// FP_div
module FP_div(FP_A, FP_B, clk, ce, FP_Z);
   parameter         K = 32;
   parameter         P = 24;
   parameter         E = 8;
   input [K-1:0]     FP_A;
   input [K-1:0]     FP_B;
   input             clk;
   input             ce;
   output [K-1:0]    FP_Z;
   reg [K-1:0]       FP_Z;
   parameter [K-1:0] ZEROS = 1'b0;
   parameter [K-1:0] ONES = 32'hffffffff;
   parameter [E-1:0] BIAS = {1'b0, ONES[E - 2:0]};
   parameter         PBITS = P + 3;
   reg [K-1:0]       A_int;
   reg [K-1:0]       B_int;
   reg [K-1:0]       FP_Z_int;
   wire [E-1:0]      exp_A;
   wire [E-1:0]      exp_B;
   wire [P-1:0]      frac_A;
   wire [P-1:0]      frac_B;
   wire              sign_A;
   wire              sign_B;
   wire              expA_FF;
   wire              expB_FF;
   wire              expA_Z;
   wire              expB_Z;
   wire              fracA_Z;
   wire              fracB_Z;
   wire [E:0]        exp_noBIAS;
   wire [E:0]        exp_Biased;
   wire [E:0]        exp_Biased_Norm;
   wire              isNaN_A;
   wire              isNaN_B;
   wire              isInf_A;
   wire              isInf_B;
   wire              isZero_A;
   wire              isZero_B;
   wire              isNaN;
   wire              isInf;
   wire              isZero;
   wire              sign;
   wire [PBITS-1:0]  frac_div;
   wire [PBITS-1:0]  frac_div_shifted;
   wire [PBITS-2:0]  fr_sh;
   wire [P-2:0]      frac_final;
   wire              underflow;
   wire              overflow;
   wire [E-1:0]      exp_final;
   wire              sticky_bit;
   wire              div_by_zero;
   always @(posedge clk)
      begin
         if (ce == 1'b1)
         begin
            A_int <= FP_A;
            B_int <= FP_B;
         end
      end
   assign sign_A = A_int[K - 1];
   assign sign_B = B_int[K - 1];
   assign exp_A = A_int[K - 2:K - E - 1];
   assign exp_B = B_int[K - 2:K - E - 1];
   assign frac_A = {1'b1, A_int[P - 2:0]};
   assign frac_B = {1'b1, B_int[P - 2:0]};
   assign expA_FF = (A_int[K - 2:K - E - 1] == ONES[K - 2:K - E - 1]) ? 1'b1 : 
                    1'b0;
   assign expB_FF = (B_int[K - 2:K - E - 1] == ONES[K - 2:K - E - 1]) ? 1'b1 : 
                    1'b0;
   assign expA_Z = (A_int[K - 2:K - E - 1] == ZEROS[K - 2:K - E - 1]) ? 1'b1 : 
                   1'b0;
  ...
Settings: LEC_CHECK=0, ABC_AREA=1, CAP_MARGIN=20, CORE_MARGIN=2, CORE_UTILIZATION=72, CTS_CLUSTER_DIAMETER=223, CTS_CLUSTER_SIZE=98, PLACE_DENSITY=0.4, SLEW_MARGIN=20; clock period 51.5 ns.
run.sh (not shown) runs the stock make flow with config.mk's settings and CLKGATE_MAP_FILE=.
Change:
ABC_AREA = not set   (was 1)
CORE_UTILIZATION = 58   (was 72)
CTS_CLUSTER_DIAMETER = not set   (was 223)
CTS_CLUSTER_SIZE = not set   (was 98)
PLACE_DENSITY = not set   (was 0.4)
SETUP_SLACK_MARGIN = -1.68   (was not set)
clock period = 50.4 ns   (was 51.5 ns; I/O delays follow)
Now the flow produced a layout that fails on negative setup slack.
Critical path depth grows by 101.
Via count shrinks by 0.90%.
Maximum frequency shrinks by 17%.
Routed wire length grows by 6.1%.
Count of clock-buffer cells in the layout is unchanged.
Global-route usage shrinks by 0.96 points.
First-iteration DRC count shrinks by 15%.
Setup slack gets worse by 11 ns.
Change:
CORE_UTILIZATION = 57   (was 58)
CTS_CLUSTER_DIAMETER = 232   (was not set)
SETUP_SLACK_MARGIN = 1.94   (was -1.68)
clock period = 64.3 ns   (was 50.4 ns; I/O delays follow)
Outcome: Now the flow completed with no timing, DRC or antenna violations. Routed wire length fell by about a fifth. Synthesized cell count does not change. Worst setup slack improved by 13 ns. Worst hold slack gets better by 0.0051 ns. Register-to-register slack is better by 13 ns. Clock skew hardly moves. Clock-buffer cell count is unchanged. Final area came out lower by about a fifth. Final cell count goes down by about a fifth.
Change:
CORE_UTILIZATION = 40   (was 57)
CTS_CLUSTER_DIAMETER = 181   (was 232)
MAX_ROUTING_LAYER = met4   (was not set)
SETUP_SLACK_MARGIN = not set   (was 1.94)
clock period = 80.0 ns   (was 64.3 ns; I/O delays follow)
Outcome: The changed run went through all stages and came out clean. Final cell count rose by about 2.8%. Routed wire length fell by 7.6%. Synthesized area is unchanged. Synthesized cell count stays the same. Utilization is lower by 23 points. Sequential share of layout area rose by 0.37 points. Worst setup slack gets better by 5.9 ns. Via count shrinks by about 4.7%. Final area decreases by about 7%. Register-to-register slack improved by 5.9 ns.

Starting RTL as in the previous note.
Settings: LEC_CHECK=0, ABC_AREA=1, CAP_MARGIN=20, CORE_MARGIN=2, CORE_UTILIZATION=72, CTS_CLUSTER_SIZE=62, HOLD_SLACK_MARGIN=0.3, PLACE_DENSITY_LB_ADDON=0.19, SLEW_MARGIN=20; clock period 42.2 ns.
The first run failed in detailed placement (3_5_place_dp), error DPL-0038.
Change:
ABC_AREA = not set   (was 1)
CORE_UTILIZATION = 57   (was 72)
CTS_CLUSTER_DIAMETER = 232   (was not set)
CTS_CLUSTER_SIZE = not set   (was 62)
HOLD_SLACK_MARGIN = not set   (was 0.3)
PLACE_DENSITY_LB_ADDON = not set   (was 0.19)
SETUP_SLACK_MARGIN = 1.94   (was not set)
clock period = 43.2 ns   (was 42.2 ns; I/O delays follow)
This time the run produced a layout that fails on setup timing.
Synthesized area falls by roughly a tenth.
Die area is higher by roughly a tenth.
Synthesized cell count went down by about a fifth.
Change:
CORE_UTILIZATION = 19   (was 57)
CTS_CLUSTER_DIAMETER = not set   (was 232)
CTS_CLUSTER_SIZE = 75   (was not set)
GPL_TIMING_DRIVEN = 0   (was not set)
PLACE_DENSITY = 0.6   (was not set)
SETUP_SLACK_MARGIN = not set   (was 1.94)
clock period = 80.0 ns   (was 43.2 ns; I/O delays follow)
This time the run finished clean.
Core utilization shrinks by 64 points.
Cell area shrinks by 24%.
Area after synthesis does not change.
Routed wire length shrinks by 27%.
Global-route usage shrinks by 33 points.
Change:
CELL_PAD_IN_SITES_GLOBAL_PLACEMENT = 3   (was not set)
CORE_ASPECT_RATIO = 0.5   (was not set)
CORE_MARGIN = 9   (was 2)
CORE_UTILIZATION = 40   (was 19)
CTS_CLUSTER_DIAMETER = 400   (was not set)
CTS_CLUSTER_SIZE = 10   (was 75)
GPL_TIMING_DRIVEN = not set   (was 0)
PLACE_DENSITY = 0.43   (was 0.6)
SETUP_SLACK_MARGIN = -0.02   (was not set)
TNS_END_PERCENT = 15   (was not set)
After rerunning:
- first-iteration DRC count came out lower by about 6%
- wire length came out higher by about 6.6%
- via count barely changes
- count of clock-buffer cells in the layout stays the same
- setup slack gets better by 3.2 ns
- flip-flop count stays the same
- global-route usage came out higher by 12 points
- fmax came out higher by about 4.6%
- design area came out lower by 5.9%
